File: flow/design.v
module PE (
	in_a,
	in_b,
	out_c
);
input	[15:0] in_a;  
input	[15:0] in_b;  
output	[9:0] out_c;
wire    [7:0] psum_l0[3:0];  
wire    [8:0] psum_l1[1:0];
assign psum_l0[0] = in_a[ 3: 0] * in_b[ 3: 0];   
assign psum_l0[1] = in_a[ 7: 4] * in_b[ 7: 4];
assign psum_l0[2] = in_a[11: 8] * in_b[11: 8];
assign psum_l0[3] = in_a[15:12] * in_b[15:12];
assign psum_l1[0] = psum_l0[0] + psum_l0[1];     
assign psum_l1[1] = psum_l0[2] + psum_l0[3];
assign out_c = psum_l1[0] + psum_l1[1];          
endmodule
module Bitblade (
	mode,
	in_a,
	in_b,
    out_c
);
input	mode;
input   [63:0] in_a;
input   [63:0] in_b;
output  [17:0] out_c;
wire    [15:0] pe_in_a[3:0];
wire    [15:0] pe_in_b[3:0];
wire    [ 9:0] pe_out_c[3:0];
wire	[31:0] aw, ax, ay, az;
wire	[31:0] bw, bx, by, bz;
assign aw = {in_a[60+4-1:60], in_a[52+4-1:52], in_a[44+4-1:44], in_a[36+4-1:36]};
assign ax = {in_a[56+4-1:56], in_a[48+4-1:48], in_a[40+4-1:40], in_a[32+4-1:32]};
assign ay = {in_a[28+4-1:28], in_a[20+4-1:20], in_a[12+4-1:12], in_a[ 4+4-1: 4]};
assign az = {in_a[24+4-1:24], in_a[16+4-1:16], in_a[ 8+4-1: 8], in_a[ 0+4-1: 0]};
assign bw = {in_b[60+4-1:60], in_b[52+4-1:52], in_b[44+4-1:44], in_b[36+4-1:36]};
assign bx = {in_b[56+4-1:56], in_b[48+4-1:48], in_b[40+4-1:40], in_b[32+4-1:32]};
assign by = {in_b[28+4-1:28], in_b[20+4-1:20], in_b[12+4-1:12], in_b[ 4+4-1: 4]};
assign bz = {in_b[24+4-1:24], in_b[16+4-1:16], in_b[ 8+4-1: 8], in_b[ 0+4-1: 0]};
assign pe_in_a[0] = (mode) ? aw : ay;
assign pe_in_a[1] = (mode) ? ax : az;
assign pe_in_a[2] = ay;
assign pe_in_a[3] = az;
assign pe_in_b[0] = (mode) ? bw : by;
assign pe_in_b[1] = (mode) ? bx : by;
assign pe_in_b[2] = (mode) ? by : bz;
assign pe_in_b[3] = bz;
PE pe0( .in_a(pe_in_a[0]), .in_b(pe_in_b[0]), .out_c(pe_out_c[0]));
PE pe1( .in_a(pe_in_a[1]), .in_b(pe_in_b[1]), .out_c(pe_out_c[1]));
PE pe2( .in_a(pe_in_a[2]), .in_b(pe_in_b[2]), .out_c(pe_out_c[2]));
PE pe3( .in_a(pe_in_a[3]), .in_b(pe_in_b[3]), .out_c(pe_out_c[3]));
assign out_c = (pe_out_c[0] << (mode ? 0 : 8)) + (pe_out_c[1] << (mode ? 0 : 4)) + (pe_out_c[2] << (mode ? 0 : 4)) + (pe_out_c[3] << (mode ? 0 : 0));
endmodule
module Cfu (
  input               cmd_valid,
  output              cmd_ready,
  input      [9:0]    cmd_payload_function_id,
  input      [31:0]   cmd_payload_inputs_0,
  input      [31:0]   cmd_payload_inputs_1,
  output reg          rsp_valid,
  input               rsp_ready,
  output reg [31:0]   rsp_payload_outputs_0,
  input               reset,
  input               clk
);
wire  [2:0] opcode;
wire  is_setting_mode, is_resetting_acc, is_accumlating, is_loading_upper;
reg         mode;  
reg   [31:0] upper_bitblade_in_a;
reg   [31:0] upper_bitblade_in_b;
wire  [63:0] bitblade_in_a;
wire  [63:0] bitblade_in_b;
wire  [31:0] bitblade_out_c;
assign opcode = cmd_payload_function_id[2:0];
assign is_setting_mode =  (cmd_valid) && (opcode == 0);
assign is_resetting_acc = (cmd_valid) && (opcode == 1);
assign is_loading_upper = (cmd_valid) && (opcode == 2);
assign is_accumlating =   (cmd_valid) && (opcode == 3);
always @(posedge clk) begin
  if (reset)
    mode <= 0;  
  else if (is_setting_mode)
    mode <= cmd_payload_function_id[3];
end
assign cmd_ready = ~rsp_valid;
always @(posedge clk) begin
  if (reset)          rsp_valid <= 1'b0;
  else if (rsp_valid) rsp_valid <= ~rsp_ready;   
  else if (cmd_valid) rsp_valid <= 1'b1;         
end
always @(posedge clk) begin
  if (reset)
    rsp_payload_outputs_0 <= 32'b0;
  else if (is_resetting_acc)
    rsp_payload_outputs_0 <= 32'b0;
  else if (is_accumlating)
    rsp_payload_outputs_0 <= rsp_payload_outputs_0 + bitblade_out_c;
end
always @(posedge clk) begin
  if (reset)                  upper_bitblade_in_a <= 0;
  else if (is_loading_upper)  upper_bitblade_in_a <= cmd_payload_inputs_0;
end
always @(posedge clk) begin
  if (reset)                  upper_bitblade_in_b <= 0;
  else if (is_loading_upper)  upper_bitblade_in_b <= cmd_payload_inputs_1;
end
assign bitblade_in_a = {upper_bitblade_in_a, cmd_payload_inputs_0};
assign bitblade_in_b = {upper_bitblade_in_b, cmd_payload_inputs_1};
Bitblade bitblade(
  .mode(mode),
  .in_a(bitblade_in_a),
  .in_b(bitblade_in_b),
  .out_c(bitblade_out_c)
);
endmodule
File: flow/run.sh
#!/bin/bash
# the make line also repeats each setting of config.mk as NAME=value (left out here)
make -C /OpenROAD-flow-scripts/flow DESIGN_CONFIG=/design/flow/config.mk WORK_HOME=/design/flow/orfs CLKGATE_MAP_FILE= finish
File: flow/config.mk
export PLATFORM = sky130hd
export DESIGN_NAME = Cfu
export DESIGN_NICKNAME = Cfu
export VERILOG_FILES = /design/flow/design.v
export SDC_FILE = /design/flow/constraint.sdc
export NUM_CORES = 4
export LEC_CHECK = 0
export CAP_MARGIN = 20
export CORE_MARGIN = 6
export CORE_UTILIZATION = 19
export CTS_CLUSTER_SIZE = 45
export GPL_ROUTABILITY_DRIVEN = 0
export MAX_ROUTING_LAYER = met5
export MIN_ROUTING_LAYER = met1
export SETUP_SLACK_MARGIN = -0.16
export SLEW_MARGIN = 40
File: flow/constraint.sdc
create_clock -name core_clock -period 8.71 [get_ports {clk}]
set_input_delay 1.7420 -clock core_clock [delete_from_list [all_inputs] [get_ports {clk}]]
set_output_delay 1.7420 -clock core_clock [all_outputs]
set_load 0.01 [all_outputs]
==> qor.csv, run 1 <==
metric,value,unit
syn_nets,2316,
worstSetupStartpointType,input port,
crit_top_cell,fa_2,
synthTopCellsByArea,"fa_1 (28%), ha_1 (16%), dfxtp_1 (12%), inv_1 (7.1%), a32o_1 (5.5%)",
ys.flop_type,dfxtp_1,
combGateArea,13900,µm²
cts_buffers,9,
synth-edff-count,0,
drtIter0Drc,1029,
cpMaxStageDelayCell,fa_2,
slew_violations,0,
regToRegStartpoint,mode,
synth_area_leader_cell,fa_1,
cp.arrival,12340,ps
drc,0,
worst-path-buf-inv,5,
dp_hpwl,47300,µm
check.faults,negative setup slack,
place_ws,-4150,ps
r2r-end,rsp_payload_outputs_0[21],
ys_sh_simple,14.8,%
nFillCells,8854,
coreArea,83600,µm²
die_y,303,µm
cp-end-kind,flop,
yosys.area.top_type_share,27.8,%
synth.most_common_cell,inv_1,
rsz0062_at_grt,true,
cp-startpoint,cmd_payload_inputs_0[9],
slowest_delay,620,ps
finalCritPeriodShare,138,%
ys_sh_mux,1.49,%
syn2layout_area_growth,42.7,%
worst_hold_path_type,flop to flop,
min_from,rsp_payload_outputs_0[0],
yosysWarnings,4,
finalSetupViolations,30,
vias_per_cell,4.37,
final.min_clock_period,12020,ps
adder_share,43.9,%
grt_usage,12.6,%
grt_max_degree,68,
ys_cells,1809,
wl,58000,µm
clockBufferDepth,2,
crit_required,9040,ps
die_x,303,µm
synthTopCellsByCount,"inv_1 (305), nand2_1 (227), fa_1 (223), ha_1 (206), a21oi_1 (119)",
reg2reg_depth,38,
worst-r2r-setup-slack,-2760,ps
synth_cell_type_count,63,
async_reset_ff_share,0,%
seq_area,1970,µm²
path_class,input port to flop,
postSynthSeqShare,12.2,%
ctsHoldBuffers,0,
ys_ff,98,
clkTransAtPathRegs,90,ps
cts_sinks,98,
clk-insertion-delay-late,400,ps
dieArea,91500,µm²
slew_headroom,41.2,%
io_buffers,105,
worstSetupEndpoint,rsp_payload_outputs_0[21],
vias,14680,
wire_per_inst,17.3,µm
fin_nets,2777,
syn_inst,1809,
hold_depth,2,
antenna_found_initial,7,
tool_warnings,40,
cp_max_fo,5,
synth.avg_cell_area,8.86,µm²
outcome,finished with violations,
worstMarginPinSlew,881,ps
topCombFamilyByArea,adder cells,
htree_levels,3,
max_freq,0.0832,GHz
grt_pass1_vias,15092,
cp.depth,39,
syn-cell-area,16000,µm²
rows,106,
drtPass1Iterations,7,
xor_area_share,2.29,%
clock_skew,22.6,ps
grt_pass1_wl,89300,µm
crit_family,adder cells,
cts_tree,built,
io_pins,112,
antenna_left,0,
hold_violations,0,
worst_slack,-3310,ps
ys_area,16000,µm²
overflow,0,
whs_endpoint,rsp_payload_outputs_0[0],
drv_cap,0,
ys_sh_aoi,16.4,%
clockRootBuffer,clkbuf_16,
initial_core_util,19.2,%
-- stage by stage --
stage	cell area (µm²)	TNS [ps]	util (%)	hold slack [ps]	instances
final	22900	-80270	27.4	480	3356
after floorplan	16500	-70400	-	474	1809
after global routing	22900	-90110	27.4	513	3355
after global placement	21200	-106730	25.4	466	3279
after detailed placement	21200	-106840	25.4	473	3279
after CTS	22400	-77930	26.9	485	3338
-- per-layer routing --
layer  part of all wire (%)  wire [µm]  vias to the layer above  GRT usage [%]
li1                       -          -                     6991              -
met1                     45      26200                     7159           17.3
met2                     45      26300                      452           20.1
met3                    6.4       3740                       76           2.64
met4                    3.0       1720                        2           3.56
met5                  0.022         13                        -              0
-- area by class of cell --
class	count	share of cell area, %
inverter	305	5.00
clock inverter	7	0.416
timing repair buffer	523	18.2
multi-input combinational	1333	60.9
sequential	98	8.59
tap	1080	5.91
antenna	1	0.0109
clock buffer	9	0.984
-- repair_timing --
| item | CTS | global route |
|---|---|---|
| gates cloned | 1 | 0 |
| pin swaps | 105 | 70 |
| endpoints found under the setup margin | 30 | 30 |
| buffers inserted | 48 | 20 |
| gates resized | 367 | 65 |
==> run 2, diff against run 1 <==
Settings changed: ABC_AREA set to 1, CAP_MARGIN 20 to 30, CELL_PAD_IN_SITES_GLOBAL_PLACEMENT set to 1, CORE_MARGIN 6 to 2, CORE_UTILIZATION 19 to 56, CTS_CLUSTER_SIZE 45 to not set, GPL_TIMING_DRIVEN set to 0, HOLD_SLACK_MARGIN set to 0.03, MIN_ROUTING_LAYER met1 to met2, PLACE_DENSITY_LB_ADDON set to 0.17, SETUP_SLACK_MARGIN -0.16 to -0.3, SLEW_MARGIN 40 to 20, TNS_END_PERCENT set to 20.
Clock period 8.71 ns to 13.5 ns, I/O delays scaled along.
==> run 2 against run 1 <==
Still fails the layout checks on negative setup slack. Clock skew fell by 12 ps. Cell area fell by 18%. Non-clock buffer count fell by 366. Largest cell class unchanged.
==> qor.csv, run 2 <==
metric,value,unit,change
outcome,finished with violations,,unchanged
check.faults,negative setup slack,,unchanged
overflow,0,,unchanged
whs_endpoint,upper_bitblade_in_a[24],,was rsp_payload_outputs_0[0]
wire_per_inst,17.8,µm,was 17.3 µm
cts_tree,built,,unchanged
crit_required,13800,ps,was 9040 ps
adder_share,42.3,%,was 43.9%
crit_top_cell,nand2_1,,was fa_2
cts_sinks,98,,unchanged
postSynthSeqShare,11.8,%,was 12.2%
n_antenna_cell,0,,was 1
dieArea,31100,µm²,was 91500 µm²
finalSetupViolations,4,,was 30
rows,63,,was 106
ys_sh_mux,0.722,%,was 1.49%
nFillCells,2737,,was 8854
synth.avg_cell_area,7.20,µm²,was 8.86 µm²
fin_util,63.4,%,was 27.4%
grt_pass1_vias,22076,,was 15092
grt_usage,49.5,%,was 12.6%
tool_warnings,38,,was 40
regToRegStartpoint,mode,,unchanged
clock_skew,11.1,ps,was 22.6 ps
antenna_found_initial,0,,was 7
hold_depth,2,,unchanged
cp.arrival,13860,ps,was 12340 ps
synth.most_common_cell,nand2_1,,was inv_1
slew_headroom,25.6,%,was 41.2%
worstSetupEndpoint,rsp_payload_outputs_0[20],,was rsp_payload_outputs_0[21]
cpMaxStageDelayCell,mux2i_1,,was fa_2
ys_cells,2309,,was 1809
async_reset_ff_share,0,%,unchanged
vias_per_cell,7.28,,was 4.37
die_y,176,µm,was 303 µm
reg2reg_depth,44,,was 38
cp-startpoint,cmd_payload_inputs_1[27],,was cmd_payload_inputs_0[9]
synthTopCellsByCount,"nand2_1 (695), inv_1 (538), fa_1 (223), ha_1 (206), nor2_1 (127)",,"was inv_1 (305), nand2_1 (227), fa_1 (223), ha_1 (206), a21oi_1 (119)"
drv_cap,0,,unchanged
syn2layout_area_growth,12.4,%,was 42.7%
grt_pass1_wl,78600,µm,was 89300 µm
ys_ff,98,,unchanged
io_buffers,105,,unchanged
initial_core_util,56.4,%,was 19.2%
finalCritPeriodShare,100,%,was 138%
topCombFamilyByArea,adder cells,,unchanged
yosys.area.top_type_share,26.8,%,was 27.8%
cp.depth,42,,was 39
worst-path-buf-inv,4,,was 5
worstSetupStartpointType,input port,,unchanged
ys.flop_type,dfxtp_1,,unchanged
cp-end-kind,flop,,unchanged
clockRootBuffer,clkbuf_16,,unchanged
fin_nets,2936,,was 2777
ctsHoldBuffers,0,,unchanged
xor_area_share,1.84,%,was 2.29%
synth_area_leader_cell,fa_1,,unchanged
worst_hold_path_type,flop to flop,,unchanged
synthTopCellsByArea,"fa_1 (27%), nand2_1 (16%), ha_1 (15%), inv_1 (12%), dfxtp_1 (12%)",,"was fa_1 (28%), ha_1 (16%), dfxtp_1 (12%), inv_1 (7.1%), a32o_1 (5.5%)"
clkTransAtPathRegs,80,ps,was 90 ps
min_from,upper_bitblade_in_a[24],,was rsp_payload_outputs_0[0]
max_freq,0.0737,GHz,
htree_levels,3,,unchanged
ys_area,16600,µm²,was 16000 µm²
ys_sh_simple,23.6,%,was 14.8%
grt_max_degree,20,,was 68
clk-insertion-delay-late,380,ps,was 400 ps
cp_max_fo,6,,was 5
drtPass1Iterations,33,,was 7
crit_family,adder cells,,unchanged
cts_buffers,9,,unchanged
path_class,input port to flop,,unchanged
dp_hpwl,40500,µm,was 47300 µm
drtIter0Drc,4331,,was 1029
slowest_delay,820,ps,was 620 ps
io_pins,112,,unchanged
drc,0,,unchanged
vias,20561,,was 14680
worst_slack,-63.8,ps,was -3310 ps
rsz0062_at_grt,true,,unchanged
hold_violations,0,,unchanged
ys_sh_aoi,6.07,%,was 16.4%
worst-r2r-setup-slack,1420,ps,was -2760 ps
wl,50300,µm,was 58000 µm
slew_violations,0,,unchanged
coreArea,29500,µm²,was 83600 µm²
synth_cell_type_count,42,,was 63
antenna_left,0,,unchanged
setup_tns,-137,ps,was -80270 ps
syn_nets,2816,,was 2316
die_x,176,µm,was 303 µm
worstMarginPinSlew,1110,ps,was 881 ps
syn_inst,2309,,was 1809
r2r-end,rsp_payload_outputs_0[20],,was rsp_payload_outputs_0[21]
final.min_clock_period,13560,ps,
yosysWarnings,4,,unchanged
syn-cell-area,16600,µm²,was 16000 µm²
synth-edff-count,0,,unchanged
clockBufferDepth,2,,unchanged
[run 2: metal layers]
metal / vias to the layer above / GRT usage (%) / share of wire [%]
li1: 7098 / - / -
met1: 7556 / - / 0
met4: 24 / 13.4 / 13
met2: 5124 / 55.8 / 45
met5: - / 25.6 / 1.9
met3: 759 / 67.1 / 40
[run 2: timing repair]
| item | CTS | global route |
|---|---|---|
| endpoints found under the setup margin | 0 | 23 |
| setup buffers | 0 | 2 |
| hold endpoints to repair | 0 | 0 |
| gates resized | 0 | 38 |
[run 2: area by class of cell]
type	instances	area, µm²	share of cell area [%]
sequential	98	1960	10.5
tap	390	488	2.61
clock inverter	7	95.1	0.509
buffer	48	220	1.18
multi-input combinational	1618	12600	67.2
clock buffer	9	225	1.20
timing repair buffer	109	1090	5.82
inverter	545	2050	10.9
[run 2: stage by stage]
| stage | std cells | instance area (µm²) | worst slack, ps | hold WS [ps] |
|---|---|---|---|---|
| 2_1_floorplan | 2309 | 16600 | 1390 | 440 |
| 3_3_place_gp | 2804 | 18200 | -288 | 448 |
| 3_5_place_dp | 2804 | 18200 | -320 | 452 |
| 4_1_cts | 2820 | 18500 | 32.6 | 464 |
| 5_1_grt | 2824 | 18700 | -351 | 480 |
| 6_report | 2824 | 18700 | -63.8 | 463 |
==> run 3, diff against run 2 <==
Settings changed: CAP_MARGIN 30 to 20, CELL_PAD_IN_SITES_GLOBAL_PLACEMENT 1 to not set, CORE_UTILIZATION 56 to 57, GPL_ROUTABILITY_DRIVEN 0 to not set, GPL_TIMING_DRIVEN 0 to not set, HOLD_SLACK_MARGIN 0.03 to 0.3, MAX_ROUTING_LAYER met5 to not set, MIN_ROUTING_LAYER met2 to not set, PLACE_DENSITY_LB_ADDON 0.17 to not set, SETUP_SLACK_MARGIN -0.3 to -0.27, TNS_END_PERCENT 20 to 5.
Clock period 13.5 ns to 9.31 ns, I/O delays scaled along.
==> run 3 against run 2 <==
Still fails the layout checks on negative setup slack. Critical endpoint unchanged. Die size shrank 1.7%. Setup slack lost 2100 ps. Non-clock buffer count grew 258. Synthesized cell count is the same. Clock-buffer cell count is the same.
==> qor.csv, run 3 <==
metric,value,unit,change
outcome,finished with violations,,unchanged
check.faults,negative setup slack,,unchanged
clk-insertion-delay-late,380,ps,about the same
regToRegStartpoint,mode,,unchanged
overflow,0,,unchanged
wl_met2,24700,µm,was 22800 µm
slowest_delay,590,ps,was 820 ps
timing.hold.ws,466,ps,was 463 ps
crit_top_cell,fa_1,,was nand2_1
slew_violations,0,,unchanged
tool_warnings,42,,was 38
worstSetupStartpointType,input port,,unchanged
gp_congestion,1.02,,
antenna_found_initial,0,,unchanged
cts_tree,built,,unchanged
seq_area,1970,µm²,was 1960 µm²
ys_ff,98,,unchanged
vias_per_cell,5.21,,was 7.28
n_antenna_cell,0,,unchanged
setup_tns,-57600,ps,was -137 ps
dieArea,30600,µm²,was 31100 µm²
cp-startpoint,cmd_payload_inputs_0[20],,was cmd_payload_inputs_1[27]
place_ws,-3360,ps,was -320 ps
yosys.area.top_type_share,26.8,%,unchanged
cp.depth,44,,was 42
ys.flop_type,dfxtp_1,,unchanged
grt_pass1_vias,16212,,was 22076
path_class,input port to flop,,unchanged
io_pins,112,,unchanged
cts_sinks,98,,unchanged
crit_family,adder cells,,unchanged
synthTopCellsByArea,"fa_1 (27%), nand2_1 (16%), ha_1 (15%), inv_1 (12%), dfxtp_1 (12%)",,unchanged
coreArea,28700,µm²,was 29500 µm²
synth-edff-count,0,,unchanged
worst_hold_path_type,flop to flop,,unchanged
synthTopCellsByCount,"nand2_1 (695), inv_1 (538), fa_1 (223), ha_1 (206), nor2_1 (127)",,unchanged
hold_depth,2,,unchanged
synth.avg_cell_area,7.20,µm²,unchanged
r2r-end,rsp_payload_outputs_0[20],,unchanged
grt_usage,35.6,%,was 49.5%
drv_cap,0,,unchanged
place_area,20400,µm²,was 18200 µm²
ys_sh_simple,23.6,%,unchanged
async_reset_ff_share,0,%,unchanged
rows,62,,was 63
drc,0,,unchanged
io_buffers,105,,unchanged
yosysWarnings,4,,unchanged
cp-end-kind,flop,,unchanged
min_from,upper_bitblade_in_a[24],,unchanged
synth_cell_type_count,42,,unchanged
combGateArea,13400,µm²,was 12600 µm²
clockRootBuffer,clkbuf_16,,unchanged
adder_share,42.3,%,unchanged
postSynthSeqShare,11.8,%,unchanged
slew_headroom,34.5,%,was 25.6%
antenna_left,0,,unchanged
htree_levels,3,,unchanged
grt_max_degree,68,,was 20
initial_core_util,58.0,%,was 56.4%
finalCritPeriodShare,124,%,was 100%
crit_required,9610,ps,was 13800 ps
clkTransAtPathRegs,80,ps,about the same
dp_hpwl,44800,µm,was 40500 µm
synth.most_common_cell,nand2_1,,unchanged
synth_area_leader_cell,fa_1,,unchanged
worst-r2r-setup-slack,-1330,ps,was 1420 ps
die_x,175,µm,was 176 µm
ys_area,16600,µm²,unchanged
wire_per_inst,17.3,µm,was 17.8 µm
die_y,175,µm,was 176 µm
vias,16035,,was 20561
topCombFamilyByArea,adder cells,,unchanged
fin_nets,3194,,was 2936
top_layer_used,met4,,was met5
worstSetupEndpoint,rsp_payload_outputs_0[20],,unchanged
ys_sh_mux,0.722,%,unchanged
syn2layout_area_growth,29.4,%,was 12.4%
ys_sh_aoi,6.07,%,unchanged
grt_pass1_wl,84300,µm,was 78600 µm
max_freq,0.0868,GHz,
cp_max_fo,6,,unchanged
reg2reg_depth,45,,was 44
drtIter0Drc,1268,,was 4331
final.min_clock_period,11520,ps,
xor_area_share,1.84,%,unchanged
drtPass1Iterations,6,,was 33
clock_skew,10.8,ps,was 11.1 ps
finalInstanceArea,21500,µm²,was 18700 µm²
wl_met1,22900,µm,was 0 µm
syn_inst,2309,,unchanged
cpMaxStageDelayCell,fa_1,,was mux2i_1
clockBufferDepth,2,,unchanged
rsz0062_at_grt,true,,unchanged
wl,53200,µm,was 50300 µm
syn_nets,2816,,unchanged
wl_met3,3930,µm,was 19900 µm
worst_slack,-2210,ps,was -63.8 ps
cp.arrival,11820,ps,was 13860 ps
fin_util,75.0,%,was 63.4%
worstMarginPinSlew,980,ps,was 1110 ps
ys_cells,2309,,unchanged
cts_buffers,9,,unchanged
whs_endpoint,upper_bitblade_in_a[24],,unchanged
worst-path-buf-inv,9,,was 4
syn-cell-area,16600,µm²,unchanged
nFillCells,2278,,was 2737
finalSetupViolations,30,,was 4
hold_violations,0,,unchanged
==> run 3: what timing repair did <==
| action | in CTS | in global routing |
|---|---|---|
| gates cloned | 0 | 0 |
| setup endpoints to repair | 30 | 30 |
| hold buffers | 0 | 0 |
| gates resized | 174 | 91 |
| pin swaps | 75 | 64 |
| setup buffers | 10 | 4 |
==> run 3: routing by layer <==
| metal | up-vias | global-route usage, % |
|---|---|---|
| met5 | - | 0 |
| met4 | 0 | 11.1 |
| met3 | 92 | 5.92 |
| met2 | 565 | 58.0 |
| met1 | 7704 | 48.8 |
| li1 | 7674 | - |
==> run 3: layout make-up <==
class	instances	area share [%]
Clock buffer	9	1.05
Clock inverter	7	0.390
Inverter	545	9.52
Multi-Input combinational cell	1618	62.1
Sequential cell	98	9.13
Tap cell	384	2.23
Timing Repair Buffer	415	15.6
==> run 3: stage by stage <==
stage | cells
2_1_floorplan | 2309
3_3_place_gp | 3048
3_5_place_dp | 3048
4_1_cts | 3072
5_1_grt | 3076
6_report | 3076
==> run 4, diff against run 3 <==
Settings changed: ABC_AREA 1 to not set, CAP_MARGIN 20 to 25, CELL_PAD_IN_SITES_GLOBAL_PLACEMENT set to 2, CORE_ASPECT_RATIO set to 1.94, CORE_MARGIN 2 to 6, CORE_UTILIZATION 57 to 40, CTS_CLUSTER_DIAMETER set to 107, CTS_CLUSTER_SIZE set to 75, GPL_ROUTABILITY_DRIVEN set to 0, GPL_TIMING_DRIVEN set to 0, HOLD_SLACK_MARGIN 0.3 to 0.17, MAX_ROUTING_LAYER set to met5, SETUP_SLACK_MARGIN -0.27 to 3.81, SLEW_MARGIN 20 to 15, TNS_END_PERCENT 5 to 30.
Clock period 9.31 ns to 15.6 ns, I/O delays scaled along.
==> run 4 against run 3 <==
Now clean on timing, DRC and antenna. Utilization fell by 26 points. Critical path type unchanged. Via count fell by 12%. Synthesized cell count fell by 22%. Non-clock buffer count fell by 203. First-iteration DRC count fell by 48%. Flip-flop count did not move. Die size rose by 48%. Global-route usage fell by 8.0 points. Sequential share of layout area rose by 1.1 points.
==> qor.csv, run 4 <==
metric,value,unit,change
cp-startpoint,cmd_payload_inputs_0[0],,was cmd_payload_inputs_0[20]
drtPass1Iterations,5,,was 6
synth.most_common_cell,inv_1,,was nand2_1
syn-cell-area,16000,µm²,was 16600 µm²
wire_per_inst,25.0,µm,was 17.3 µm
cp.depth,37,,was 44
final.min_clock_period,13810,ps,
slowest_delay,630,ps,was 590 ps
worstSetupStartpointType,input port,,unchanged
worst_hold_path_type,flop to flop,,unchanged
ys_cells,1809,,was 2309
grt_max_degree,19,,was 68
ys_sh_aoi,16.4,%,was 6.07%
cts_buffers,9,,unchanged
xor_area_share,2.29,%,was 1.84%
fin_util,48.9,%,was 75.0%
synth.avg_cell_area,8.86,µm²,was 7.20 µm²
syn2layout_area_growth,19.9,%,was 29.4%
die_y,291,µm,was 175 µm
drc,0,,unchanged
io_buffers,89,,was 105
ys_ff,98,,unchanged
finalSetupViolations,0,,was 30
synth-edff-count,0,,unchanged
worst-path-buf-inv,5,,was 9
hold_violations,0,,unchanged
postSynthSeqShare,12.2,%,was 11.8%
ys_area,16000,µm²,was 16600 µm²
synthTopCellsByCount,"inv_1 (305), nand2_1 (227), fa_1 (223), ha_1 (206), a21oi_1 (119)",,"was nand2_1 (695), inv_1 (538), fa_1 (223), ha_1 (206), nor2_1 (127)"
wl_met3,2240,µm,was 3930 µm
path_class,input port to flop,,unchanged
reg2reg_depth,40,,was 45
worst-r2r-setup-slack,2190,ps,was -1330 ps
syn_nets,2316,,was 2816
place_area,17900,µm²,was 20400 µm²
topCombFamilyByArea,adder cells,,unchanged
synthTopCellsByArea,"fa_1 (28%), ha_1 (16%), dfxtp_1 (12%), inv_1 (7.1%), a32o_1 (5.5%)",,"was fa_1 (27%), nand2_1 (16%), ha_1 (15%), inv_1 (12%), dfxtp_1 (12%)"
grt_pass1_wl,91900,µm,was 84300 µm
antenna_left,0,,unchanged
finalCritPeriodShare,88.5,%,was 124%
adder_share,43.9,%,was 42.3%
drv_cap,0,,unchanged
ys_sh_mux,1.49,%,was 0.722%
top_layer_used,met5,,was met4
drtIter0Drc,656,,was 1268
yosys.area.top_type_share,27.8,%,was 26.8%
tool_warnings,42,,unchanged
setup_tns,0,ps,was -57600 ps
wl_met2,34900,µm,was 24700 µm
overflow,0,,unchanged
stdcell_count,2478,,was 3076
finalInstanceArea,19200,µm²,was 21500 µm²
async_reset_ff_share,0,%,unchanged
synth_cell_type_count,63,,was 42
hold_depth,2,,unchanged
ys_sh_simple,14.8,%,was 23.6%
htree_levels,3,,unchanged
max_freq,0.0724,GHz,
clockBufferDepth,2,,unchanged
wl_met1,19400,µm,was 22900 µm
cts_sinks,98,,unchanged
clock_skew,16.8,ps,was 10.8 ps
dp_hpwl,52300,µm,was 44800 µm
coreArea,39300,µm²,was 28700 µm²
timing.hold.ws,481,ps,was 466 ps
yosysWarnings,4,,unchanged
vias,14064,,was 16035
crit_required,15850,ps,was 9610 ps
ys.flop_type,dfxtp_1,,unchanged
slew_headroom,22.4,%,was 34.5%
r2r-end,rsp_payload_outputs_0[28],,was rsp_payload_outputs_0[20]
clockRootBuffer,clkbuf_16,,unchanged
rsz0062_at_grt,true,,unchanged
dpl.cell_count,2413,,was 3048
cp.arrival,14060,ps,was 11820 ps
ctsHoldBuffers,0,,unchanged
n_antenna_cell,0,,unchanged
wl,62100,µm,was 53200 µm
fin_nets,2465,,was 3194
synth_area_leader_cell,fa_1,,unchanged
worstMarginPinSlew,1160,ps,was 980 ps
grt_usage,27.6,%,was 35.6%
vias_per_cell,5.68,,was 5.21
syn_inst,1809,,was 2309
initial_core_util,40.8,%,was 58.0%
rows,101,,was 62
cp-end-kind,flop,,unchanged
cts_tree,built,,unchanged
io_pins,112,,unchanged
min_from,rsp_payload_outputs_0[0],,was upper_bitblade_in_a[24]
outcome,no timing/DRC/antenna violations,,was finished with violations
cp_max_fo,6,,unchanged
antenna_found_initial,2,,was 0
worstSetupEndpoint,rsp_payload_outputs_0[28],,was rsp_payload_outputs_0[20]
crit_family,adder cells,,unchanged
die_x,156,µm,was 175 µm
crit_top_cell,fa_1,,unchanged
clkTransAtPathRegs,80,ps,about the same
grt_pass1_vias,15086,,was 16212
dieArea,45300,µm²,was 30600 µm²
regToRegStartpoint,mode,,unchanged
slew_violations,0,,unchanged
clk-insertion-delay-late,390,ps,was 380 ps
whs_endpoint,rsp_payload_outputs_0[0],,was upper_bitblade_in_a[24]
cpMaxStageDelayCell,fa_2,,was fa_1
## run 4: metrics by stage
step / setup slack (ps)
after CTS: 1830
final: 1790
after detailed placement: -197
after global routing: 1500
after global placement: -167
after floorplan: 2410
## run 4: metal layers
layer / vias to the layer above / global-route usage (%)
li1: 6369 / -
met1: 7025 / 25.7
met2: 468 / 53.9
met3: 200 / 3.18
met4: 2 / 19.1
met5: - / 0
## run 4: final cells by class
class                           count  area, µm²
Fill cell                        3885      20100
Inverter                          305       1140
Tap cell                          515        644
Timing Repair Buffer              138       1160
Sequential cell                    98       1960
Clock inverter                      7        106
Clock buffer                        9        225
Buffer                             74        415
Multi-Input combinational cell   1332      13600
## run 4: repair_timing
action                                  in CTS  in global routing
endpoints found under the setup margin      29                 29
gates resized                              296                 75
pin swaps                                   64                 41
cloned                                       1                  0
buffers inserted                            31                 15
==> run 5, diff against run 4 <==
Settings changed: CAP_MARGIN 25 to 20, CELL_PAD_IN_SITES_GLOBAL_PLACEMENT 2 to not set, CORE_ASPECT_RATIO 1.94 to not set, CORE_MARGIN 6 to 2, CORE_UTILIZATION 40 to 71, CTS_CLUSTER_DIAMETER 107 to not set, CTS_CLUSTER_SIZE 75 to not set, GPL_ROUTABILITY_DRIVEN 0 to not set, GPL_TIMING_DRIVEN 0 to not set, HOLD_SLACK_MARGIN 0.17 to not set, MAX_ROUTING_LAYER met5 to not set, PLACE_DENSITY_LB_ADDON set to 0.24, SETUP_SLACK_MARGIN 3.81 to not set, SLEW_MARGIN 15 to 20, TNS_END_PERCENT 30 to not set.
Clock period 15.6 ns to 12.6 ns, I/O delays scaled along.
==> run 5 against run 4 <==
The flow now stops in global routing. Synthesized cell count unchanged. Die size decreased by 47%. Area after synthesis stayed put.
==> qor.csv, run 5 <==
metric,value,unit,change
ys_area,16000,µm²,unchanged
ys_sh_aoi,16.4,%,unchanged
synth_cell_type_count,63,,unchanged
ys.flop_type,dfxtp_1,,unchanged
syn-cell-area,16000,µm²,unchanged
cts_sinks,98,,unchanged
async_reset_ff_share,0,%,unchanged
synthTopCellsByArea,"fa_1 (28%), ha_1 (16%), dfxtp_1 (12%), inv_1 (7.1%), a32o_1 (5.5%)",,unchanged
overflow,64,,
synthTopCellsByCount,"inv_1 (305), nand2_1 (227), fa_1 (223), ha_1 (206), a21oi_1 (119)",,unchanged
die_y,154,µm,was 291 µm
dieArea,23800,µm²,was 45300 µm²
clockBufferDepth,2,,unchanged
yosysWarnings,4,,unchanged
io_buffers,105,,was 89
outcome,aborted with a tool error,,was no timing/DRC/antenna violations
adder_share,43.9,%,unchanged
initial_core_util,72.8,%,was 40.8%
synth.most_common_cell,inv_1,,unchanged
yosys.area.top_type_share,27.8,%,unchanged
io_pins,112,,unchanged
dp_hpwl,40800,µm,was 52300 µm
coreArea,22000,µm²,was 39300 µm²
clockRootBuffer,clkbuf_16,,unchanged
synth_area_leader_cell,fa_1,,unchanged
xor_area_share,2.29,%,unchanged
gp_congestion,0.977,,
syn_nets,2316,,unchanged
syn_inst,1809,,unchanged
rows,54,,was 101
ys_cells,1809,,unchanged
htree_levels,3,,unchanged
synth.avg_cell_area,8.86,µm²,unchanged
place_ws,-1500,ps,was -197 ps
synth-edff-count,0,,unchanged
lastStage,global routing,,
ctsHoldBuffers,0,,unchanged
ys_ff,98,,unchanged
postSynthSeqShare,12.2,%,unchanged
die_x,154,µm,was 156 µm
ys_sh_simple,14.8,%,unchanged
topCombFamilyByArea,adder cells,,unchanged
cts_buffers,9,,unchanged
ys_sh_mux,1.49,%,unchanged
grt_usage,76.0,%,
error_line,[ERROR GRT-0232] Routing congestion too high. Check the congestion heatmap in the GUI.,,
place_area,19200,µm²,was 17900 µm²
==> run 5: through the flow <==
stage                     cells  hold slack (ps)
after floorplan            1809              474
after CTS                  2393              486
after detailed placement   2351              473
after global placement     2351              460
==> run 5: layer usage <==
metal,GRT overflow,global-route usage [%]
met5,0,34.8
met4,34,77.3
met3,0,61.7
met2,29,93.2
met1,1,73.6
==> run 5: timing repair <==
item,CTS
setup buffers,27
gates cloned,1
setup endpoints to repair,22
gates resized,289
pin swaps,120
==> run 6, diff against run 5 <==
Settings changed: ABC_AREA set to 1, CTS_CLUSTER_DIAMETER set to 208, CTS_CLUSTER_SIZE set to 10, HOLD_SLACK_MARGIN set to -0.09, MAX_ROUTING_LAYER set to met4, TNS_END_PERCENT set to 100.
Clock period 12.6 ns to 11.5 ns, I/O delays scaled along.
==> run 6 against run 5 <==
The run again fails in global routing. Synthesized cell count grew 28%. Area after synthesis grew 3.7%. Die size rose by 3.6%.
==> qor.csv, run 6 <==
metric,value,unit,change
ys.flop_type,dfxtp_1,,unchanged
ys_sh_mux,0.722,%,was 1.49%
place_ws,-1610,ps,was -1500 ps
io_pins,112,,unchanged
ys_sh_aoi,6.07,%,was 16.4%
dieArea,24700,µm²,was 23800 µm²
synth_cell_type_count,42,,was 63
htree_levels,3,,unchanged
xor_area_share,1.84,%,was 2.29%
yosysWarnings,4,,unchanged
syn_inst,2309,,was 1809
topCombFamilyByArea,adder cells,,unchanged
synth.most_common_cell,nand2_1,,was inv_1
yosys.area.top_type_share,26.8,%,was 27.8%
die_x,157,µm,was 154 µm
initial_core_util,71.5,%,was 72.8%
rows,56,,was 54
outcome,aborted with a tool error,,unchanged
io_buffers,105,,unchanged
synth-edff-count,0,,unchanged
synthTopCellsByCount,"nand2_1 (695), inv_1 (538), fa_1 (223), ha_1 (206), nor2_1 (127)",,"was inv_1 (305), nand2_1 (227), fa_1 (223), ha_1 (206), a21oi_1 (119)"
synthTopCellsByArea,"fa_1 (27%), nand2_1 (16%), ha_1 (15%), inv_1 (12%), dfxtp_1 (12%)",,"was fa_1 (28%), ha_1 (16%), dfxtp_1 (12%), inv_1 (7.1%), a32o_1 (5.5%)"
synth.avg_cell_area,7.20,µm²,was 8.86 µm²
syn_nets,2816,,was 2316
postSynthSeqShare,11.8,%,was 12.2%
syn-cell-area,16600,µm²,was 16000 µm²
synth_area_leader_cell,fa_1,,unchanged
ys_ff,98,,unchanged
cts_buffers,9,,unchanged
clockBufferDepth,2,,unchanged
ys_area,16600,µm²,was 16000 µm²
adder_share,42.3,%,was 43.9%
async_reset_ff_share,0,%,unchanged
die_y,157,µm,was 154 µm
grt_usage,97.4,%,
error_line,[ERROR GRT-0232] Routing congestion too high. Check the congestion heatmap in the GUI.,,unchanged
clockRootBuffer,clkbuf_16,,unchanged
coreArea,23300,µm²,was 22000 µm²
cts_sinks,98,,unchanged
overflow,1634,,
ys_cells,2309,,was 1809
gp_congestion,1.02,,was 0.977
lastStage,global routing,,unchanged
ys_sh_simple,23.6,%,was 14.8%
dp_hpwl,43000,µm,was 40800 µm
[run 6: per-layer routing]
| metal | track usage (%) | overflow |
|---|---|---|
| met5 | - | - |
| met4 | 107 | 272 |
| met3 | 69.5 | 21 |
| met2 | 126 | 1323 |
| met1 | 86.6 | 18 |
[run 6: what timing repair did]
item                       4_1_cts
setup endpoints to repair       28
gates resized                  479
hold buffers                     0
pin swaps                      202
buffers inserted                62
[run 6: metrics by stage]
step / instances / util [%] / instance area, µm²
detailed placement: 2949 / 85.7 / 19900
floorplan: 2309 / - / 16700
CTS: 3025 / 93.3 / 21700
global placement: 2949 / 85.7 / 19900
==> run 7, diff against run 6 <==
Settings changed: CORE_UTILIZATION 71 to 72, CTS_CLUSTER_DIAMETER 208 to 203, CTS_CLUSTER_SIZE 10 to 15, MAX_ROUTING_LAYER met4 to not set, PLACE_DENSITY set to 0.37, PLACE_DENSITY_LB_ADDON 0.24 to not set, SETUP_SLACK_MARGIN set to 3.9, TNS_END_PERCENT 100 to 5.
Clock period 11.5 ns to 13.1 ns, I/O delays scaled along.
==> run 7 against run 6 <==
Now clean on timing, DRC and antenna. Die size down 1.4%. Synthesized cell count did not move. Area after synthesis stayed put.
==> qor.csv, run 7 <==
metric,value,unit,change
dpl.cell_count,2759,,was 2949
io_pins,112,,unchanged
topCombFamilyByArea,adder cells,,unchanged
drv_cap,0,,
worstSetupEndpoint,rsp_payload_outputs_0[20],,
grt_max_degree,92,,
worst-path-buf-inv,7,,
ys_sh_mux,0.722,%,unchanged
slew_headroom,35.3,%,
fin_util,87.8,%,
finalSetupViolations,0,,
drc,0,,
reg2reg_depth,46,,
ys_cells,2309,,unchanged
vias,16245,,
synth_area_leader_cell,fa_1,,unchanged
synth.avg_cell_area,7.20,µm²,unchanged
clock_skew,15.4,ps,
finalCritPeriodShare,94.6,%,
clkTransAtPathRegs,70,ps,
cp-startpoint,cmd_payload_inputs_0[8],,
stdcell_count,2812,,
dieArea,24300,µm²,was 24700 µm²
syn_nets,2816,,unchanged
synth-edff-count,0,,unchanged
min_from,upper_bitblade_in_b[27],,
max_freq,0.0807,GHz,
yosys.area.top_type_share,26.8,%,unchanged
ys_area,16600,µm²,unchanged
htree_levels,3,,unchanged
antenna_left,0,,
finalInstanceArea,19900,µm²,
async_reset_ff_share,0,%,unchanged
r2r-end,rsp_payload_outputs_0[20],,
cp-end-kind,flop,,
crit_required,13350,ps,
coreArea,22600,µm²,was 23300 µm²
grt_pass1_vias,16593,,
rows,55,,was 56
crit_top_cell,fa_1,,
xor_area_share,1.84,%,unchanged
slowest_delay,610,ps,
slew_violations,0,,
cts_tree,built,,
cts_buffers,9,,unchanged
drtIter0Drc,1584,,
yosysWarnings,4,,unchanged
io_buffers,105,,unchanged
gp_congestion,1.01,,was 1.02
crit_family,adder cells,,
ys_sh_aoi,6.07,%,unchanged
ys.flop_type,dfxtp_1,,unchanged
postSynthSeqShare,11.8,%,unchanged
worstMarginPinSlew,969,ps,
hold_depth,2,,
worst-r2r-setup-slack,1500,ps,
cpMaxStageDelayCell,fa_2,,
dp_hpwl,39800,µm,was 43000 µm
grt_pass1_wl,84100,µm,
final.min_clock_period,12390,ps,
antenna_found_initial,5,,
cp.arrival,12640,ps,
ys_sh_simple,23.6,%,unchanged
synthTopCellsByCount,"nand2_1 (695), inv_1 (538), fa_1 (223), ha_1 (206), nor2_1 (127)",,unchanged
syn2layout_area_growth,19.5,%,
hold_violations,0,,
drtPass1Iterations,10,,
outcome,no timing/DRC/antenna violations,,was aborted with a tool error
rsz0062_at_grt,true,,
worst_slack,712,ps,
synth.most_common_cell,nand2_1,,unchanged
die_x,156,µm,was 157 µm
syn-cell-area,16600,µm²,unchanged
clockBufferDepth,2,,unchanged
ys_ff,98,,unchanged
synth_cell_type_count,42,,unchanged
clockRootBuffer,clkbuf_16,,unchanged
wl,54100,µm,
synthTopCellsByArea,"fa_1 (27%), nand2_1 (16%), ha_1 (15%), inv_1 (12%), dfxtp_1 (12%)",,unchanged
setup_tns,0,ps,
clk-insertion-delay-late,380,ps,
cts_sinks,98,,unchanged
path_class,input port to flop,,
timing.hold.ws,464,ps,
overflow,0,,
adder_share,42.3,%,unchanged
tool_warnings,43,,
cp.depth,45,,
syn_inst,2309,,unchanged
place_area,18800,µm²,was 19900 µm²
place_ws,-238,ps,was -1610 ps
vias_per_cell,5.78,,
initial_core_util,73.5,%,was 71.5%
die_y,156,µm,was 157 µm
whs_endpoint,upper_bitblade_in_b[27],,
grt_usage,45.4,%,
ctsHoldBuffers,0,,unchanged
wire_per_inst,19.2,µm,
regToRegStartpoint,mode,,
fin_nets,3024,,
worstSetupStartpointType,input port,,
worst_hold_path_type,flop to flop,,
cp_max_fo,6,,
run 7: cell type report:
class,count,area [µm²]
Sequential cell,98,1970
Inverter,545,2050
Antenna cell,6,15.0
Clock inverter,4,35.0
Clock buffer,11,254
Timing Repair Buffer,245,2040
Tap cell,285,357
Multi-Input combinational cell,1618,13200
Fill cell,1237,2770
run 7: timing repair:
action	CTS	global route
pin swaps	85	63
setup buffers	24	8
resized	155	80
setup endpoints to repair	30	30
run 7: routing by layer:
metal  GRT usage (%)  share of wire [%]  vias to the layer above
li1                -                  -                     7319
met1            50.4                 35                     7543
met2            71.2                 45                      998
met3            19.7                 12                      385
met4            29.7                8.3                        0
met5               0                  0                        -
==> run 8, diff against run 7 <==
Settings changed: ABC_AREA 1 to not set, CORE_UTILIZATION 72 to 57, CTS_CLUSTER_DIAMETER 203 to not set, CTS_CLUSTER_SIZE 15 to not set, PLACE_DENSITY 0.37 to not set, SETUP_SLACK_MARGIN 3.9 to -0.27.
Clock period 13.1 ns to 8.22 ns, I/O delays scaled along.
==> run 8 against run 7 <==
Now fails the layout checks on negative setup slack. Global-route usage shrank 9.4 points. Via count shrank 8.5%. Clock skew shrank 2.2 ps. Largest cell class unchanged. Critical path depth shrank 7. Non-clock buffer count grew 212. First-iteration DRC count shrank 33%.
==> qor.csv, run 8 <==
metric,value,unit,change
seq_area,1970,µm²,unchanged
dp_hpwl,42000,µm,was 39800 µm
min_from,upper_bitblade_in_a[13],,was upper_bitblade_in_b[27]
cts_tree,built,,unchanged
rows,61,,was 55
synth-edff-count,0,,unchanged
synth.most_common_cell,inv_1,,was nand2_1
grt_max_degree,76,,was 92
hold_violations,0,,unchanged
initial_core_util,57.9,%,was 73.5%
drtPass1Iterations,7,,was 10
cp_max_fo,6,,unchanged
yosys.area.top_type_share,27.8,%,was 26.8%
slew_headroom,41.3,%,was 35.3%
htree_levels,3,,unchanged
max_freq,0.0824,GHz,
grt.met2_usage,60.0,%,was 71.2%
worstMarginPinSlew,881,ps,was 969 ps
yosysWarnings,4,,unchanged
grt_pass1_wl,80700,µm,was 84100 µm
xor_area_share,2.29,%,was 1.84%
topCombFamilyByArea,adder cells,,unchanged
syn_nets,2316,,was 2816
clockBufferDepth,2,,unchanged
io_buffers,105,,unchanged
worstSetupEndpoint,rsp_payload_outputs_0[28],,was rsp_payload_outputs_0[20]
tool_warnings,42,,was 43
antenna_found_initial,0,,was 5
clockRootBuffer,clkbuf_16,,unchanged
clk-insertion-delay-late,380,ps,about the same
wire_per_inst,19.5,µm,was 19.2 µm
clkTransAtPathRegs,80,ps,was 70 ps
n_antenna_cell,0,,was 6
dieArea,29500,µm²,was 24300 µm²
syn_inst,1809,,was 2309
vias,14861,,was 16245
fin_nets,2710,,was 3024
grt_pass1_vias,15115,,was 16593
whs_endpoint,upper_bitblade_in_a[13],,was upper_bitblade_in_b[27]
worst-path-buf-inv,6,,was 7
ys_sh_simple,14.8,%,was 23.6%
synthTopCellsByArea,"fa_1 (28%), ha_1 (16%), dfxtp_1 (12%), inv_1 (7.1%), a32o_1 (5.5%)",,"was fa_1 (27%), nand2_1 (16%), ha_1 (15%), inv_1 (12%), dfxtp_1 (12%)"
gp_congestion,0.963,,was 1.01
postSynthSeqShare,12.2,%,was 11.8%
worst_hold_path_type,flop to flop,,unchanged
ys_area,16000,µm²,was 16600 µm²
ys.flop_type,dfxtp_1,,unchanged
cp.depth,38,,was 45
cp.arrival,12440,ps,was 12640 ps
ys_sh_mux,1.49,%,was 0.722%
coreArea,27700,µm²,was 22600 µm²
syn-cell-area,16000,µm²,was 16600 µm²
top_usage_layer,met2,,unchanged
antenna_left,0,,unchanged
crit_top_cell,fa_1,,unchanged
check.faults,negative setup slack,,
crit_family,adder cells,,unchanged
die_y,172,µm,was 156 µm
cp-end-kind,flop,,unchanged
drc,0,,unchanged
async_reset_ff_share,0,%,unchanged
synthTopCellsByCount,"inv_1 (305), nand2_1 (227), fa_1 (223), ha_1 (206), a21oi_1 (119)",,"was nand2_1 (695), inv_1 (538), fa_1 (223), ha_1 (206), nor2_1 (127)"
outcome,finished with violations,,was no timing/DRC/antenna violations
combGateArea,13300,µm²,was 13200 µm²
adder_share,43.9,%,was 42.3%
finalSetupViolations,30,,was 0
r2r-end,rsp_payload_outputs_0[28],,was rsp_payload_outputs_0[20]
path_class,input port to flop,,unchanged
cpMaxStageDelayCell,fa_2,,unchanged
regToRegStartpoint,mode,,unchanged
ys_ff,98,,unchanged
worstSetupStartpointType,input port,,unchanged
ys_sh_aoi,16.4,%,was 6.07%
ctsHoldBuffers,0,,unchanged
wl,50400,µm,was 54100 µm
finalCritPeriodShare,148,%,was 94.6%
syn2layout_area_growth,30.2,%,was 19.5%
cts_buffers,9,,unchanged
worst_slack,-3910,ps,was 712 ps
timing.hold.ws,483,ps,was 464 ps
worst-r2r-setup-slack,-3110,ps,was 1500 ps
synth_cell_type_count,63,,was 42
synth_area_leader_cell,fa_1,,unchanged
slew_violations,0,,unchanged
reg2reg_depth,38,,was 46
final.min_clock_period,12130,ps,
clock_skew,13.2,ps,was 15.4 ps
grtUsageMet3,5.04,%,was 19.7%
crit_required,8520,ps,was 13350 ps
slowest_delay,620,ps,was 610 ps
synth.avg_cell_area,8.86,µm²,was 7.20 µm²
met1_usage,47.3,%,was 50.4%
ys_cells,1809,,was 2309
vias_per_cell,5.75,,was 5.78
hold_depth,2,,unchanged
die_x,172,µm,was 156 µm
drv_cap,0,,unchanged
drtIter0Drc,1067,,was 1584
cp-startpoint,cmd_payload_inputs_1[14],,was cmd_payload_inputs_0[8]
nFillCells,2114,,was 1237
cts_sinks,98,,unchanged
rsz0062_at_grt,true,,unchanged
io_pins,112,,unchanged
overflow,0,,unchanged
grt_usage,36.0,%,was 45.4%
[run 8: layout make-up]
type,count,area share (%)
clock buffer,12,1.23
clock inverter,4,0.234
inverter,305,5.49
multi-input combinational,1332,63.6
sequential,98,9.42
tap,378,2.27
timing repair buffer,457,17.8
[run 8: per-layer routing]
metal,wire (µm),part of all wire (%)
met5,0,0
met4,2300,4.6
met3,3600,7.2
met2,23800,47
met1,20700,41
[run 8: repair_timing]
action,in CTS,in global routing
buffers inserted,18,0
gates resized,130,7
pin swaps,78,3
setup endpoints to repair,30,30
[run 8: per-stage QoR]
| stage | instances | TNS (ps) | worst slack, ps | util (%) | instance area, µm² |
|---|---|---|---|---|---|
| after floorplan | 1809 | -83660 | -3500 | - | 16400 |
| after global placement | 2557 | -116490 | -4470 | 72.7 | 20100 |
| after detailed placement | 2557 | -120390 | -4650 | 72.7 | 20100 |
| after CTS | 2586 | -100190 | -3850 | 75.2 | 20800 |
| after global routing | 2586 | -113720 | -4310 | 75.3 | 20900 |
| final | 2586 | -101160 | -3910 | 75.3 | 20900 |
==> run 9, diff against run 8 <==
Settings changed: CORE_UTILIZATION 57 to 72, CTS_CLUSTER_DIAMETER set to 398, CTS_CLUSTER_SIZE set to 100, HOLD_SLACK_MARGIN -0.09 to not set, PLACE_DENSITY set to 0.38, SETUP_SLACK_MARGIN -0.27 to not set, TNS_END_PERCENT 5 to not set.
Clock period 8.22 ns to 9.02 ns, I/O delays scaled along.
==> run 9 against run 8 <==
Synthesized cell count unchanged. Area after synthesis stayed put. Die size fell by 20%. The run now fails in global routing.
==> qor.csv, run 9 <==
metric,value,unit,change
outcome,aborted with a tool error,,was finished with violations
lastStage,global routing,,
error_line,[ERROR GRT-0116] Global routing finished with congestion. Check the congestion regions in the DRC Viewer.,,
place_ws,-4160,ps,was -4650 ps
dieArea,23500,µm²,was 29500 µm²
die_x,153,µm,was 172 µm
synth.avg_cell_area,8.86,µm²,unchanged
ys_sh_aoi,16.4,%,unchanged
dp_hpwl,46400,µm,was 42000 µm
synth-edff-count,0,,unchanged
rows,54,,was 61
xor_area_share,2.29,%,unchanged
yosysWarnings,4,,unchanged
dpl.cell_count,2439,,was 2557
synth.most_common_cell,inv_1,,unchanged
synth_area_leader_cell,fa_1,,unchanged
grt_usage,78.9,%,
syn_inst,1809,,unchanged
cts_sinks,98,,unchanged
async_reset_ff_share,0,%,unchanged
die_y,153,µm,was 172 µm
synthTopCellsByArea,"fa_1 (28%), ha_1 (16%), dfxtp_1 (12%), inv_1 (7.1%), a32o_1 (5.5%)",,unchanged
place_area,19900,µm²,was 20100 µm²
overflow,203,,
ys_ff,98,,unchanged
syn-cell-area,16000,µm²,unchanged
coreArea,21800,µm²,was 27700 µm²
gp_congestion,1.03,,was 0.963
synth_cell_type_count,63,,unchanged
ys.flop_type,dfxtp_1,,unchanged
ys_sh_mux,1.49,%,unchanged
io_buffers,105,,unchanged
ys_sh_simple,14.8,%,unchanged
topCombFamilyByArea,adder cells,,unchanged
io_pins,112,,unchanged
cts_buffers,9,,unchanged
ys_cells,1809,,unchanged
yosys.area.top_type_share,27.8,%,unchanged
postSynthSeqShare,12.2,%,unchanged
clockRootBuffer,clkbuf_16,,unchanged
initial_core_util,73.5,%,was 57.9%
clockBufferDepth,2,,unchanged
syn_nets,2316,,unchanged
adder_share,43.9,%,unchanged
htree_levels,3,,unchanged
synthTopCellsByCount,"inv_1 (305), nand2_1 (227), fa_1 (223), ha_1 (206), a21oi_1 (119)",,unchanged
ys_area,16000,µm²,unchanged
run 9: per-layer routing:
layer / track usage [%] / overflow
met2: 97.3 / 110
met5: 12.8 / 0
met3: 58.9 / 0
met1: 78.7 / 1
met4: 86.2 / 92
run 9: repair_timing:
| item | in CTS |
|---|---|
| setup endpoints to repair | 30 |
| hold buffers | 0 |
| setup buffers | 27 |
| pin swaps | 92 |
| cloned | 1 |
| gates resized | 334 |
==> run 10, diff against run 9 <==
Settings changed: CORE_ASPECT_RATIO set to 0.5, TNS_END_PERCENT set to 10.
Clock period 9.02 ns to 7.63 ns, I/O delays scaled along.
==> run 10 against run 9 <==
The run again fails in global routing. Die size increased by 0.31%. Synthesized cell count unchanged. Area after synthesis unchanged.
==> qor.csv, run 10 <==
metric,value,unit,change
outcome,aborted with a tool error,,unchanged
lastStage,global routing,,unchanged
error_line,[ERROR GRT-0232] Routing congestion too high. Check the congestion heatmap in the GUI.,,was [ERROR GRT-0116] Global routing finished with congestion. Check the congestion regions in the DRC Viewer.
die_x,215,µm,was 153 µm
ys.flop_type,dfxtp_1,,unchanged
synthTopCellsByCount,"inv_1 (305), nand2_1 (227), fa_1 (223), ha_1 (206), a21oi_1 (119)",,unchanged
ys_sh_aoi,16.4,%,unchanged
dpl.cell_count,2444,,was 2439
synth.avg_cell_area,8.86,µm²,unchanged
synth_area_leader_cell,fa_1,,unchanged
synth.most_common_cell,inv_1,,unchanged
ys_sh_simple,14.8,%,unchanged
cts_sinks,98,,unchanged
dp_hpwl,46600,µm,was 46400 µm
clockRootBuffer,clkbuf_16,,unchanged
syn_inst,1809,,unchanged
ys_ff,98,,unchanged
ys_sh_mux,1.49,%,unchanged
ys_area,16000,µm²,unchanged
io_pins,112,,unchanged
initial_core_util,73.6,%,was 73.5%
synth_cell_type_count,63,,unchanged
syn-cell-area,16000,µm²,unchanged
syn_nets,2316,,unchanged
adder_share,43.9,%,unchanged
clockBufferDepth,2,,unchanged
xor_area_share,2.29,%,unchanged
coreArea,21800,µm²,about the same
synthTopCellsByArea,"fa_1 (28%), ha_1 (16%), dfxtp_1 (12%), inv_1 (7.1%), a32o_1 (5.5%)",,unchanged
cts_buffers,9,,unchanged
htree_levels,3,,unchanged
gp_congestion,1.05,,was 1.03
place_area,19700,µm²,was 19900 µm²
die_y,110,µm,was 153 µm
rows,38,,was 54
overflow,659,,
io_buffers,105,,unchanged
postSynthSeqShare,12.2,%,unchanged
async_reset_ff_share,0,%,unchanged
grt_usage,88.9,%,
yosysWarnings,4,,unchanged
ys_cells,1809,,unchanged
synth-edff-count,0,,unchanged
topCombFamilyByArea,adder cells,,unchanged
dieArea,23600,µm²,was 23500 µm²
yosys.area.top_type_share,27.8,%,unchanged
run 10: routing by layer:
| metal | GRT overflow | GRT usage (%) |
|---|---|---|
| met4 | 203 | 101 |
| met3 | 10 | 75.7 |
| met1 | 14 | 82.6 |
| met2 | 431 | 108 |
| met5 | 1 | 40.6 |
run 10: stage by stage:
stage | hold slack, ps | worst slack, ps
after floorplan | 474 | -3970
after global placement | 464 | -4940
after detailed placement | 483 | -5300
after CTS | 495 | -4250
run 10: what timing repair did:
item                                    4_1_cts
hold buffers                                  0
setup buffers                                28
gates resized                               290
endpoints found under the setup margin       30
pin swaps                                   101
==> run 11, diff against run 10 <==
Settings changed: CORE_ASPECT_RATIO 0.5 to not set, CORE_UTILIZATION 72 to 66, CTS_CLUSTER_DIAMETER 398 to not set, CTS_CLUSTER_SIZE 100 to not set, PLACE_DENSITY 0.38 to not set, TNS_END_PERCENT 10 to not set.
Clock period 7.63 ns to 11.0 ns, I/O delays scaled along.
==> run 11 against run 10 <==
Now fails the layout checks on negative setup slack. Area after synthesis is the same. Synthesized cell count is the same. Die size grew 8.5%.
==> qor.csv, run 11 <==
metric,value,unit,change
die_y,160,µm,was 110 µm
grt_usage,44.8,%,
ys.flop_type,dfxtp_1,,unchanged
finalSetupViolations,27,,
htree_levels,3,,unchanged
drtPass1Iterations,9,,
finalCritPeriodShare,117,%,
async_reset_ff_share,0,%,unchanged
antenna_found_initial,0,,
slew_headroom,33.4,%,
worst_slack,-1900,ps,
slowest_delay,590,ps,
cts_buffers,9,,unchanged
cp.depth,42,,
worst-r2r-setup-slack,-820,ps,
syn-cell-area,16000,µm²,unchanged
n_antenna_cell,0,,
adder_share,43.9,%,unchanged
overflow,0,,
worst-path-buf-inv,7,,
io_pins,112,,unchanged
rsz0062_at_grt,true,,
check.faults,negative setup slack,,
finalInstanceArea,21100,µm²,
cp_max_fo,6,,
hold_depth,2,,
dp_hpwl,41900,µm,was 46600 µm
worstSetupStartpointType,input port,,
worst_hold_path_type,flop to flop,,
crit_family,adder cells,,
ctsHoldBuffers,0,,unchanged
synth.avg_cell_area,8.86,µm²,unchanged
grt_max_degree,70,,
synth_area_leader_cell,fa_1,,unchanged
cp.arrival,13200,ps,
ys_ff,98,,unchanged
clockBufferDepth,2,,unchanged
syn_inst,1809,,unchanged
ys_sh_mux,1.49,%,unchanged
postSynthSeqShare,12.2,%,unchanged
wire_per_inst,23.5,µm,
grt_pass1_vias,16407,,
xor_area_share,2.29,%,unchanged
ys_sh_simple,14.8,%,unchanged
io_buffers,105,,unchanged
cp-end-kind,flop,,
clockRootBuffer,clkbuf_16,,unchanged
antenna_left,0,,
whs_endpoint,rsp_payload_outputs_0[10],,
worstMarginPinSlew,996,ps,
synthTopCellsByArea,"fa_1 (28%), ha_1 (16%), dfxtp_1 (12%), inv_1 (7.1%), a32o_1 (5.5%)",,unchanged
vias_per_cell,6.38,,
gp_congestion,1.05,,about the same
place_ws,-2540,ps,was -5300 ps
final.min_clock_period,12900,ps,
ys_cells,1809,,unchanged
drc,0,,
yosys.area.top_type_share,27.8,%,unchanged
yosysWarnings,4,,unchanged
crit_required,11300,ps,
timing.hold.ws,490,ps,
hold_violations,0,,
r2r-end,rsp_payload_outputs_0[30],,
min_from,rsp_payload_outputs_0[10],,
slew_violations,0,,
cts_tree,built,,
synth_cell_type_count,63,,unchanged
worstSetupEndpoint,rsp_payload_outputs_0[30],,
cpMaxStageDelayCell,fa_2,,
synth-edff-count,0,,unchanged
ys_area,16000,µm²,unchanged
tool_warnings,42,,
cp-startpoint,cmd_payload_inputs_0[31],,
regToRegStartpoint,mode,,
dieArea,25600,µm²,was 23600 µm²
drv_cap,0,,
syn2layout_area_growth,31.5,%,
cts_sinks,98,,unchanged
fin_nets,2661,,
topCombFamilyByArea,adder cells,,unchanged
max_freq,0.0775,GHz,
stdcell_count,2483,,
setup_tns,-37750,ps,
grt_pass1_wl,89000,µm,
initial_core_util,66.5,%,was 73.6%
vias,15845,,
dpl.cell_count,2422,,was 2444
clock_skew,14.2,ps,
clk-insertion-delay-late,380,ps,
die_x,160,µm,was 215 µm
outcome,finished with violations,,was aborted with a tool error
ys_sh_aoi,16.4,%,unchanged
syn_nets,2316,,unchanged
synth.most_common_cell,inv_1,,unchanged
crit_top_cell,fa_2,,
path_class,input port to flop,,
rows,57,,was 38
reg2reg_depth,41,,
clkTransAtPathRegs,90,ps,
wl,58300,µm,
coreArea,24100,µm²,was 21800 µm²
drtIter0Drc,1853,,
synthTopCellsByCount,"inv_1 (305), nand2_1 (227), fa_1 (223), ha_1 (206), a21oi_1 (119)",,unchanged
fin_util,87.5,%,
place_area,19500,µm²,was 19700 µm²
[run 11: area by class of cell]
cell class | count | area (µm²)
flip-flops and latches | 98 | 1970
well taps | 324 | 405
inverters | 305 | 1150
fillers | 1204 | 3010
repair buffers | 408 | 3290
clock buffers | 9 | 225
multi-input cells | 1332 | 14000
clock inverters | 7 | 81.3
[run 11: what timing repair did]
action,4_1_cts,5_1_grt
resized,323,118
gates cloned,0,0
pin swaps,153,73
setup buffers,41,14
hold endpoints to repair,0,0
setup endpoints to repair,28,28
[run 11: metal layers]
| layer | vias to the layer above | wire (µm) | track usage (%) |
|---|---|---|---|
| met5 | - | 0 | 0 |
| met4 | 0 | 4340 | 24.8 |
| met3 | 323 | 6350 | 11.6 |
| met2 | 1125 | 26600 | 71.3 |
| met1 | 7632 | 21000 | 56.0 |
| li1 | 6765 | - | - |
